==> flow/design.v <==
`timescale 1ns / 1ps
module mux_2x1_rtl(in_0, in_1, select, out);
	input	select;
	input in_0; 
	input in_1;
	output out;
	assign out = (in_0 && ~select) || (in_1 && select);
endmodule
`timescale 1ns / 1ps
module mux_4x1_behavioral(in_0, in_1, in_2, in_3, select, out);
	input in_0;
	input in_1;
	input in_2;
	input in_3;
	input [1:0] select;
	output out;
	reg out;
	always@(select, in_0, in_1, in_2, in_3)
	begin
		case(select)
			2'b00: out = in_0;
			2'b01: out = in_1;
			2'b10: out = in_2;
			2'b11: out = in_3;
		endcase
	end
endmodule
`timescale 1ns / 1ps
module bfa_gl(in_0, in_1, carry_in, result, carry_out);
	input in_0, in_1, carry_in;
	output result, carry_out;
	wire w_xor, w_and_0, w_and_1;
	xor X0(w_xor, in_0, in_1);
	xor X1(result, w_xor, carry_in);
	and A0(w_and_0, w_xor, carry_in);
	and A1(w_and_1, in_0, in_1);
	or O1(carry_out, w_and_0, w_and_1);
endmodule
`timescale 1ns / 1ps
module alu_bitslice(in_a, in_b, in_carry, in_control, out_carry, out_result);
	input in_a, in_b, in_carry;
	input [2:0] in_control;
	wire w_xor_b_c0, w_invert_a, w_and_a_b, w_or_a_b, w_sum, w_2x1;
	output out_result;
	output out_carry;
	xor (w_xor_b_c0, in_b, in_control[0]);
	or  (w_or_a_b, in_a, w_xor_b_c0);
	and (w_and_a_b, in_a, w_xor_b_c0);
	not (w_invert_a, in_a);
	bfa_gl bfa (in_a, w_xor_b_c0, in_carry, w_sum, out_carry);
	mux_2x1_rtl mux_2x1 (w_invert_a, w_xor_b_c0, in_control[0], w_2x1);
	mux_4x1_behavioral mux_4x1 (w_sum, w_or_a_b, w_and_a_b, w_2x1, in_control[2:1], out_result);
endmodule
`timescale 1ns / 1ps
module n_bit_alu(a_in, b_in, control_in, sum_out, carry_out, overflow_out, zero_out);
	parameter n = 8;
	input [7:0] a_in;
	input [7:0] b_in;
	input [2:0] control_in;
	output [7:0] sum_out; 
	output carry_out, overflow_out, zero_out;
	wire [8:0] carry;
	wire is_zero_out;
	and is_zero(is_zero_out, ~sum_out[0], ~sum_out[1], ~sum_out[2], ~sum_out[3], ~sum_out[4], ~sum_out[5], ~sum_out[6], ~sum_out[7]);
	genvar i;
	assign carry_out = carry[n];
	assign overflow_out = carry[n - 1] ^ carry[n];
	assign zero_out = is_zero_out;
	assign carry[0] = control_in[0];
	alu_bitslice adder(a_in[0], b_in[0], carry[0], control_in, carry[1], sum_out[0]); 
	generate 
		for (i = 1; i < n; i = i + 1)
			begin: aluBitGen
				alu_bitslice adder(a_in[i], b_in[i], carry[i], control_in, carry[i+1], sum_out[i]);
			end
	endgenerate
endmodule
`timescale 1ns / 1ps
module acc_cpu(
	input clk,
	input rst,
	output [7:0] imem_addr,
	input [15:0] imem_rdata,
	output reg dmem_req,
	output reg dmem_we,
	output reg [7:0] dmem_addr,
	output [7:0] dmem_wdata,
	input dmem_ack,
	input [7:0] dmem_rdata,
	input [7:0] in_data,
	input in_valid,
	output in_ready,
	output [7:0] out_data,
	output out_valid,
	input out_ready,
	output halted,
	output [7:0] acc,
	output flag_c,
	output flag_z,
	output flag_v
);
parameter S_F0 = 4'd0;    
parameter S_F1 = 4'd1;    
parameter S_DEC = 4'd2;   
parameter S_IND = 4'd3;   
parameter S_MEM = 4'd4;   
parameter S_EX = 4'd5;    
parameter S_ST = 4'd6;    
parameter S_MUL = 4'd7;   
parameter S_DIV = 4'd8;   
parameter S_DIVW = 4'd9;  
parameter S_IN = 4'd10;   
parameter S_OUT = 4'd11;  
parameter S_NX = 4'd12;   
parameter S_HLT = 4'd13;  
reg [3:0] state;
reg [7:0] pc, npc;
reg [15:0] ir;
reg [7:0] ACC;
reg C, Z, V;
reg [7:0] mdata;
reg [7:0] JSRaddrReg;
reg [7:0] InteruptAdrReg;
reg [3:0] HVPIReg;
reg [7:0] MULreg, MULreg2;
reg [7:0] DIVreg;
reg ev_ov, ev_bi, ev_ba;
wire [4:0] op = ir[15:11];
wire [2:0] mode = ir[10:8];
wire [7:0] imm = ir[7:0];
wire is_alu = (op[4:3] == 2'b00);
wire is_ld = (op == 5'b01000);
wire is_st = (op == 5'b01001);
wire is_shl = (op == 5'b01010);
wire is_shr = (op == 5'b01011);
wire is_in = (op == 5'b01100);
wire is_out = (op == 5'b01101);
wire is_hlt = (op == 5'b01110);
wire is_hv = (op == 5'b01111);
wire is_mul = (op == 5'b11000);
wire is_div = (op == 5'b11001);
wire is_br = (op == 5'b11010);
wire is_bz = (op == 5'b11011);
wire is_jsr = (op == 5'b11100);
wire is_rts = (op == 5'b11101);
wire is_rti = (op == 5'b11110);
wire is_bad = (op[4:3] == 2'b10) || (op == 5'b11111);
wire bad_mode = (is_alu || is_ld) && (mode > 3'd2);
reg [7:0] alu_b;
reg [2:0] alu_ctl;
wire [7:0] alu_out;
wire alu_c, alu_v, alu_z;
n_bit_alu ALU(ACC, alu_b, alu_ctl, alu_out, alu_c, alu_v, alu_z);
always @(*) begin
	alu_b = (mode == 3'd0) ? imm : mdata;
	alu_ctl = op[2:0];
	if (state == S_MUL) begin
		alu_b = MULreg2;
		alu_ctl = 3'b000;
	end else if (state == S_DIV) begin
		alu_b = imm;
		alu_ctl = 3'b001;
	end
end
wire ovf_en = (HVPIReg == 4'b0000) || HVPIReg[0];
wire bi_en = (HVPIReg == 4'b0000) || HVPIReg[1];
wire ba_en = (HVPIReg == 4'b0000) || HVPIReg[2];
assign imem_addr = pc;
assign dmem_wdata = ACC;
assign in_ready = (state == S_IN);
assign out_valid = (state == S_OUT);
assign out_data = ACC;
assign halted = (state == S_HLT);
assign acc = ACC;
assign flag_c = C;
assign flag_z = Z;
assign flag_v = V;
always @(posedge clk) begin
	if (rst) begin
		state <= S_F0;
		pc <= 8'd0;
		npc <= 8'd0;
		ir <= 16'd0;
		ACC <= 8'd0;
		C <= 1'b0;
		Z <= 1'b0;
		V <= 1'b0;
		mdata <= 8'd0;
		JSRaddrReg <= 8'd0;
		InteruptAdrReg <= 8'd0;
		HVPIReg <= 4'd0;
		MULreg <= 8'd0;
		MULreg2 <= 8'd0;
		DIVreg <= 8'd0;
		ev_ov <= 1'b0;
		ev_bi <= 1'b0;
		ev_ba <= 1'b0;
		dmem_req <= 1'b0;
		dmem_we <= 1'b0;
		dmem_addr <= 8'd0;
	end else begin
		case (state)
		S_F0: begin
			ev_ov <= 1'b0;
			ev_bi <= 1'b0;
			ev_ba <= 1'b0;
			state <= S_F1;
		end
		S_F1: begin
			ir <= imem_rdata;
			state <= S_DEC;
		end
		S_DEC: begin
			npc <= pc + 8'd1;
			if (bad_mode) begin
				ev_ba <= 1'b1;
				state <= S_NX;
			end else if (is_bad) begin
				ev_bi <= 1'b1;
				state <= S_NX;
			end else if ((is_alu || is_ld) && mode == 3'd1) begin
				dmem_req <= 1'b1;
				dmem_we <= 1'b0;
				dmem_addr <= imm;
				state <= S_MEM;
			end else if ((is_alu || is_ld) && mode == 3'd2) begin
				dmem_req <= 1'b1;
				dmem_we <= 1'b0;
				dmem_addr <= imm;
				state <= S_IND;
			end else if (is_alu || is_ld) begin
				state <= S_EX;
			end else if (is_st) begin
				dmem_req <= 1'b1;
				dmem_we <= 1'b1;
				dmem_addr <= imm;
				state <= S_ST;
			end else if (is_mul) begin
				MULreg <= imm;
				MULreg2 <= ACC;
				state <= S_MUL;
			end else if (is_div) begin
				if (imm == 8'd0) begin
					ACC <= 8'hff;
					state <= S_NX;
				end else begin
					DIVreg <= 8'd0;
					state <= S_DIV;
				end
			end else if (is_in) begin
				state <= S_IN;
			end else if (is_out) begin
				state <= S_OUT;
			end else if (is_hlt) begin
				state <= S_HLT;
			end else begin
				if (is_shl) ACC <= {ACC[6:0], 1'b0};
				if (is_shr) ACC <= {1'b0, ACC[7:1]};
				if (is_hv) HVPIReg <= imm[3:0];
				if (is_br || (is_bz && Z)) npc <= imm;
				if (is_jsr) begin
					JSRaddrReg <= pc + 8'd1;
					npc <= imm;
				end
				if (is_rts) npc <= JSRaddrReg;
				if (is_rti) npc <= InteruptAdrReg;
				state <= S_NX;
			end
		end
		S_IND: begin
			if (dmem_ack) begin
				dmem_req <= 1'b0;
				dmem_addr <= dmem_rdata;
				state <= S_MEM;
			end else if (!dmem_req) begin
				dmem_req <= 1'b1;
			end
		end
		S_MEM: begin
			if (dmem_ack) begin
				dmem_req <= 1'b0;
				mdata <= dmem_rdata;
				state <= S_EX;
			end else begin
				dmem_req <= 1'b1;
			end
		end
		S_EX: begin
			if (is_ld) begin
				ACC <= (mode == 3'd0) ? imm : mdata;
			end else begin
				ACC <= alu_out;
				C <= alu_c;
				Z <= alu_z;
				V <= alu_v;
				ev_ov <= alu_v;
			end
			state <= S_NX;
		end
		S_ST: begin
			if (dmem_ack) begin
				dmem_req <= 1'b0;
				dmem_we <= 1'b0;
				state <= S_NX;
			end
		end
		S_MUL: begin
			ACC <= alu_out;
			MULreg <= MULreg - 8'd1;
			if (MULreg == 8'd2) state <= S_NX;
		end
		S_DIV: begin
			if (alu_c) begin
				ACC <= alu_out;
				DIVreg <= DIVreg + 8'd1;
			end else begin
				state <= S_DIVW;
			end
		end
		S_DIVW: begin
			ACC <= DIVreg;
			state <= S_NX;
		end
		S_IN: begin
			if (in_valid) begin
				ACC <= in_data;
				state <= S_NX;
			end
		end
		S_OUT: begin
			if (out_ready) state <= S_NX;
		end
		S_NX: begin
			if (ev_ov && ovf_en) begin
				InteruptAdrReg <= npc;
				pc <= 8'd100;
			end else if (ev_bi && bi_en) begin
				InteruptAdrReg <= npc;
				pc <= 8'd110;
			end else if (ev_ba && ba_en) begin
				InteruptAdrReg <= npc;
				pc <= 8'd120;
			end else begin
				pc <= npc;
			end
			state <= S_F0;
		end
		S_HLT: begin
		end
		default: state <= S_F0;
		endcase
	end
end
endmodule
==> flow/config.mk <==
export PLATFORM = sky130hd
export DESIGN_NAME = acc_cpu
export DESIGN_NICKNAME = acc_cpu
export VERILOG_FILES = /design/flow/design.v
export SDC_FILE = /design/flow/constraint.sdc
export NUM_CORES = 4
export LEC_CHECK = 0
export CAP_MARGIN = 5
export CELL_PAD_IN_SITES_GLOBAL_PLACEMENT = 1
export CORE_ASPECT_RATIO = 1.15
export CORE_MARGIN = 6
export CORE_UTILIZATION = 31
export CTS_CLUSTER_DIAMETER = 365
export CTS_CLUSTER_SIZE = 56
export GPL_ROUTABILITY_DRIVEN = 1
export MAX_ROUTING_LAYER = met4
export MIN_ROUTING_LAYER = met2
export PLACE_DENSITY_LB_ADDON = 0.2
export SETUP_SLACK_MARGIN = -0.53
export SLEW_MARGIN = 20
export TNS_END_PERCENT = 5
==> flow/constraint.sdc <==
create_clock -name core_clock -period 8.47 [get_ports {clk}]
set_input_delay 1.6940 -clock core_clock [delete_from_list [all_inputs] [get_ports {clk}]]
set_output_delay 1.6940 -clock core_clock [all_outputs]
set_load 0.01 [all_outputs]
run.sh (not shown) runs the stock make flow with config.mk's settings and CLKGATE_MAP_FILE=.
The starting point finished but failed the layout checks on design-rule violations.
Rerun with:
- CELL_PAD_IN_SITES_GLOBAL_PLACEMENT: 1 -> not set
- CTS_CLUSTER_SIZE: 56 -> not set
- MAX_ROUTING_LAYER: met4 -> not set
Result: With this change the flow ran to the end with no violations. Synthesized cell count does not change. Total power increases slightly. Die area does not change. Via count stays flat. Final cell count increases slightly. Utilization increases by 0.21 points. Wire length decreases by a little under a tenth.
Rerun with:
- CAP_MARGIN: 5 -> 20
- CORE_ASPECT_RATIO: 1.15 -> not set
- CORE_MARGIN: 6 -> 2
- CORE_UTILIZATION: 31 -> 72
- CTS_CLUSTER_DIAMETER: 365 -> not set
- GPL_ROUTABILITY_DRIVEN: 1 -> not set
- MIN_ROUTING_LAYER: met2 -> not set
- PLACE_DENSITY: not set -> 0.79
- PLACE_DENSITY_LB_ADDON: 0.2 -> not set
- SETUP_SLACK_MARGIN: -0.53 -> not set
- TNS_END_PERCENT: 5 -> not set
- clock period: 8.47 -> 4.84 ns (I/O delays scaled with it)
The changed run completed and failed the layout checks on negative setup slack.
Utilization is higher by 50 points.
Critical path depth is higher by 3.
Routed wire length is higher by 7.4%.
Power is estimated from default activity; no workload was simulated.
